==> flow/design.v (excerpt) <==
module top(
    input rst, clk,
    input [11:0] ar, ai, br, bi,
    output [23:0] Pi, Pr
);
For scale: ~1600 cells after synthesis, ~100 flip-flops.
Settings: LEC_CHECK=0, ABC_AREA=1, CAP_MARGIN=20, CORE_MARGIN=2, CORE_UTILIZATION=72, CTS_CLUSTER_DIAMETER=287, CTS_CLUSTER_SIZE=96, SETUP_SLACK_MARGIN=-0.35, SLEW_MARGIN=20; clock period 3.86 ns.
run.sh (not shown) runs the stock make flow with config.mk's settings and CLKGATE_MAP_FILE=.
The starting point aborted during global routing (5_1_grt).
Rerun with:
- ABC_AREA: 1 -> 0
- CORE_UTILIZATION: 72 -> 64
- CTS_CLUSTER_DIAMETER: 287 -> default
- PLACE_DENSITY: default -> 0.43
- SETUP_SLACK_MARGIN: -0.35 -> default
- clock period: 3.86 -> 4.06 ns (I/O delays scaled with it)
Effect:
- The changed run finished but failed the layout checks on negative setup slack
- synthesized area falls by a few percent
- synthesized cell count went down by a quarter to a third
- die size rose by a few percent
Rerun with:
- ABC_AREA: 0 -> default
- CORE_MARGIN: 2 -> 4
- CORE_UTILIZATION: 64 -> 40
- CTS_CLUSTER_SIZE: 96 -> default
- PLACE_DENSITY: 0.43 -> default
- clock period: 4.06 -> 9.76 ns (I/O delays scaled with it)
With this change the flow completed without violations.
Setup slack improved by 3.6 ns.
Die area grows by well over a third.
Wire length shrinks by a few percent.
Critical path depth shrinks by 2.
Rerun with:
- ABC_AREA: default -> 1
- CORE_MARGIN: 4 -> 2
- CORE_UTILIZATION: 40 -> 61
- CTS_CLUSTER_SIZE: default -> 96
- clock period: 9.76 -> 3.86 ns (I/O delays scaled with it)
Result: Now the flow ran to the end with violations: negative setup slack; die area fell by 33%; final cell count grows by 26%; clock skew hardly moves; count of clock-buffer cells in the layout is unchanged; setup slack gets worse by 3.4 ns; design area grows by 22%; register-to-register slack degrades by 4.3 ns; global-route usage grows by 14 points; first-iteration DRC count shrinks by 13%.

## v6
top again, from the RTL that the note above started with.
clock: 5.37 ns
lec_check: 0
abc_area: 1
cap_margin: 40
cell_pad_in_sites_detail_placement: 2
cell_pad_in_sites_global_placement: 2
core_margin: 2
core_utilization: 70
cts_cluster_diameter: 380
cts_cluster_size: 19
gpl_routability_driven: 1
gpl_timing_driven: 1
hold_slack_margin: 0.28
max_routing_layer: met4
place_density_lb_addon: 0.05
setup_slack_margin: 1.26
slew_margin: 20
tns_end_percent: 55
v6: it failed with a tool error in 3_1_place_gp_skip_io, so there are no final results.
Edits applied to the flow inputs when going from v6 to v11:
Settings: a deleted HOLD_SLACK_MARGIN that had been 0.28; a deleted CELL_PAD_IN_SITES_DETAIL_PLACEMENT that had been 2; a deleted ABC_AREA that had been 1; a deleted CTS_CLUSTER_SIZE that had been 19; a deleted GPL_ROUTABILITY_DRIVEN that had been 1; a deleted SETUP_SLACK_MARGIN that had been 1.26; a deleted GPL_TIMING_DRIVEN that had been 1; a change of CORE_UTILIZATION from 70 to 40; a deleted CTS_CLUSTER_DIAMETER that had been 380; a deleted CELL_PAD_IN_SITES_GLOBAL_PLACEMENT that had been 2; a change of CAP_MARGIN from 40 to 20; a deleted MAX_ROUTING_LAYER that had been met4; a deleted PLACE_DENSITY_LB_ADDON that had been 0.05; a deleted TNS_END_PERCENT that had been 55; a change of the clock period (ns, I/O delays scaled along) from 5.37 to 7.0.
[summary]
Per the final summary, v11 finished and its layout is clean on timing, DRC and antenna.
Cmp v6 and v11 / simple-gate area share of the yosys netlist / higher: v6
What v6 reported for width of the die has to be multiplied by 1.3 to get the figure for v11.
v11 against v6; number of distinct library cell variants in the gate-level netlist after synthesis is up by more than a quarter.
Per the comparison of v11 with v6, mux contribution to synthesized area has increased, synthesis area per yosys has decreased.
The inputs of v56 differ from those of v11 as listed below.
Settings: MAX_ROUTING_LAYER: unset -> met4; SETUP_SLACK_MARGIN: unset -> 2.01; ABC_AREA: unset -> 1; CTS_CLUSTER_SIZE: unset -> 39; TNS_END_PERCENT: unset -> 50; CORE_UTILIZATION: 40 -> 31; GPL_ROUTABILITY_DRIVEN: unset -> 0; SLEW_MARGIN: 20 -> 10; CORE_MARGIN: 2 -> 5; MIN_ROUTING_LAYER: unset -> met2.
==> comparison <==
- Total length of routed met3 wires of v56 exceeds that of v11 by more than 100%.
- Diff v11 -> v56: wire length increased 23%.
## Diff of input files: v49 against v56
Settings: CTS_CLUSTER_DIAMETER newly set to 270; GPL_ROUTABILITY_DRIVEN removed (was 0); CORE_UTILIZATION changed from 31 to 63; TNS_END_PERCENT changed from 50 to 15; CTS_CLUSTER_SIZE changed from 39 to 98; SLEW_MARGIN changed from 10 to 20; SETUP_SLACK_MARGIN changed from 2.01 to -0.7; CORE_MARGIN changed from 5 to 2; MIN_ROUTING_LAYER removed (was met2); PLACE_DENSITY newly set to 0.87; MAX_ROUTING_LAYER removed (was met4); ABC_AREA removed (was 1).
==> results <==
- Compared with v56, v49 shows a higher combined global-route utilization of all metal layers.
- Changes observed in v49 relative to v56: post-layout utilization of the core up 32 points; setup skew after layout up 0.0067 ns.
diff inputs: v49 => v17
Settings: PLACE_DENSITY no longer set, was 0.87; CTS_CLUSTER_SIZE no longer set, was 98; CTS_CLUSTER_DIAMETER no longer set, was 270; CORE_UTILIZATION now 17, was 63; TNS_END_PERCENT no longer set, was 15; SETUP_SLACK_MARGIN no longer set, was -0.7; the clock period (ns, I/O delays scaled along) now 7.64, was 7.0.
[v17 vs v49] worst hold slack: higher in v17. Min sum of met3 wire segment lengths after detailed routing across v17 and v49: v17. Worst path buffer plus inverter count, v17 and v49: smaller value in v17. The CTS clock-pin slew for the worst setup and hold paths was comparable across v17 and v49. Clock skew across v17 and v49: no real change. v49 has a lower aggregate routed wire length than v17. v17 vs v49: final-stage net count down slightly. Of the two values seen for cell with the biggest individual delay on the critical path, sky130_fd_sc_hd__mux2i_1 was produced by v17 and sky130_fd_sc_hd__nor4_1 by v49. | utilization | v17 vs v49 | 54 points lower |.
